==> try-juniper <==
// complex_multiplier
module complex_multiplier
    #(parameter integer     OPERAND_WIDTH_A = 16,  
      parameter integer     OPERAND_WIDTH_B = 16,  
      parameter integer     OPERAND_WIDTH_OUT = 32,   
      parameter integer     STAGES = 6,   
      parameter             BLOCKING = 0,
      parameter             ROUND_MODE = 0,
      parameter integer     GROWTH_BITS = 0,   
      parameter             BYTE_ALIGNED = 1,
      localparam            EFF_PORT_WIDTH_A = BYTE_ALIGNED ? ((OPERAND_WIDTH_A*2+15)/16)*16 : OPERAND_WIDTH_A * 2,
      localparam            EFF_PORT_WIDTH_B = BYTE_ALIGNED ? ((OPERAND_WIDTH_B*2+15)/16)*16 : OPERAND_WIDTH_B * 2,
      localparam            EFF_PORT_WIDTH_OUT = BYTE_ALIGNED ? ((OPERAND_WIDTH_OUT*2+15)/16)*16 : OPERAND_WIDTH_OUT * 2
    )
    (   
        input                                           aclk,
        input                                           aresetn,
		input                                           rounding_cy,
        input               [EFF_PORT_WIDTH_A - 1 : 0]    s_axis_a_tdata,
        output reg                                      s_axis_a_tready,
        input                                           s_axis_a_tvalid,
        input               [EFF_PORT_WIDTH_B - 1 : 0]    s_axis_b_tdata,
        output reg                                      s_axis_b_tready,
        input                                           s_axis_b_tvalid,
        output reg  		[EFF_PORT_WIDTH_OUT - 1 : 0]  m_axis_dout_tdata,
        output reg                                      m_axis_dout_tvalid,
        input                                           m_axis_dout_tready
        );
clock: 8.21 ns
lec_check: 0
abc_area: 1
cap_margin: 20
cell_pad_in_sites_global_placement: 2
core_aspect_ratio: 0.7
core_margin: 3
core_utilization: 32
cts_cluster_diameter: 100
cts_cluster_size: 25
gpl_routability_driven: 1
place_density_lb_addon: 0.03
setup_slack_margin: 1.27
slew_margin: 40
tns_end_percent: 95
run.sh (not shown) runs the stock make flow with config.mk's settings and CLKGATE_MAP_FILE=.
==> inputs of try-violet, as changes to try-juniper <==
- CELL_PAD_IN_SITES_GLOBAL_PLACEMENT: 2 -> unset
- CORE_MARGIN: 3 -> 2
- CORE_UTILIZATION: 32 -> 71
- GPL_ROUTABILITY_DRIVEN: 1 -> 0
- PLACE_DENSITY_LB_ADDON: 0.03 -> 0.09
- SETUP_SLACK_MARGIN: 1.27 -> unset
- SLEW_MARGIN: 40 -> 10
- TNS_END_PERCENT: 95 -> unset
==> inputs of try-yarrow, as changes to try-juniper <==
- ABC_AREA: 1 -> unset
- CELL_PAD_IN_SITES_GLOBAL_PLACEMENT: 2 -> unset
- CORE_ASPECT_RATIO: 0.7 -> unset
- CORE_MARGIN: 3 -> 2
- CORE_UTILIZATION: 32 -> 70
- CTS_CLUSTER_DIAMETER: 100 -> unset
- CTS_CLUSTER_SIZE: 25 -> unset
- GPL_ROUTABILITY_DRIVEN: 1 -> unset
- HOLD_SLACK_MARGIN: unset -> -0.09
- PLACE_DENSITY_LB_ADDON: 0.03 -> unset
- SETUP_SLACK_MARGIN: 1.27 -> 0.14
- SLEW_MARGIN: 40 -> 20
- TNS_END_PERCENT: 95 -> unset
==> flow/constraint.sdc (replaced) <==
create_clock -name core_clock -period 4.64 [get_ports {aclk}]
set_input_delay 0.9280 -clock core_clock [delete_from_list [all_inputs] [get_ports {aclk}]]
set_output_delay 0.9280 -clock core_clock [all_outputs]
set_load 0.01 [all_outputs]
==> results <==
try-yarrow produced a layout that fails on negative setup slack. try-violet produced a clean layout. try-juniper produced a clean layout.
Against try-juniper, the utilization of try-violet is higher by 39 points.
Critical path depth: try-violet < try-juniper < try-yarrow.
Of try-juniper and try-yarrow, try-juniper has the higher via count (gap 8.7%, measured against try-yarrow).
Of try-violet and try-juniper, try-violet has the higher first-iteration DRC count (gap 69%, measured against try-juniper).
In try-yarrow the worst setup slack is worse than in try-juniper, by 3.3 ns.
Of try-yarrow and try-violet, try-yarrow has the higher design area (gap about 7%, measured against try-violet).
Synthesized area: try-yarrow is lower than try-violet (about 9%).
The highest clock skew belongs to try-yarrow, the lowest to try-violet.
Hold slack: try-yarrow < try-juniper < try-violet.
The lowest sequential share of layout area belongs to try-yarrow, the highest to try-violet.
==> figures <==
Insertion delay of the later-clocked pin in the worst-skew pair: try-violet 0.63 ns; try-juniper 0.70 ns; try-yarrow 0.68 ns
Vias in the first global route: try-violet 42.7k; try-juniper 43.0k; try-yarrow 39.9k
Number of rows created at floorplan: try-violet 88; try-juniper 130; try-yarrow 101
Met2 routed wirelength: try-violet 59.4 mm; try-juniper 74.3 mm; try-yarrow 67.8 mm
Result of the run: try-violet no timing/DRC/antenna violations; try-juniper no timing/DRC/antenna violations; try-yarrow failed layout checks
Reasons for failing layout checks: try-violet -; try-juniper -; try-yarrow negative setup slack
Die Ht: try-violet 244 um; try-juniper 364 um; try-yarrow 280 um
Crit path launch: try-violet a_i_dddd[1]; try-juniper a_dd_i[16]; try-yarrow a_r_dddd[7]
OpenROAD warning count: try-violet 50; try-juniper 54; try-yarrow 50
Timing endpoint of the critical path: try-violet mult_i[29]; try-juniper mult_i[31]; try-yarrow mult_r[31]
Post-CTS Repair Setup Buffers: try-violet 0; try-juniper 0; try-yarrow 75
Total number of H-tree levels: try-violet 1; try-juniper 1; try-yarrow 2
Data-path buffer share of cell area in the final layout: try-violet 2.33%; try-juniper 3.78%; try-yarrow 10.8%
Setup total negative slack: try-violet 0 ns; try-juniper 0 ns; try-yarrow -78.53 ns
Post-synthesis cell count: try-violet 6,646; try-juniper 6,646; try-yarrow 4,754
HPWL after DPL: try-violet 110 mm; try-juniper 151 mm; try-yarrow 103 mm
GRT met2 Usage: try-violet 51.4%; try-juniper 29.4%; try-yarrow 60.2%
Clock-cell share: try-violet 1.40%; try-juniper 1.48%; try-yarrow 3.29%
Summed standard-cell area reported by yosys: try-violet 0.0585 mm^2; try-juniper 0.0585 mm^2; try-yarrow 0.0534 mm^2
Fin Hold WS: try-violet 0.409 ns; try-juniper 0.408 ns; try-yarrow 0.390 ns
Clock-pin slew on the worst setup and hold paths: try-violet 0.10 ns; try-juniper 0.12 ns; try-yarrow 0.07 ns
Cells on worst reg2reg path: try-violet 18; try-juniper 19; try-yarrow 20
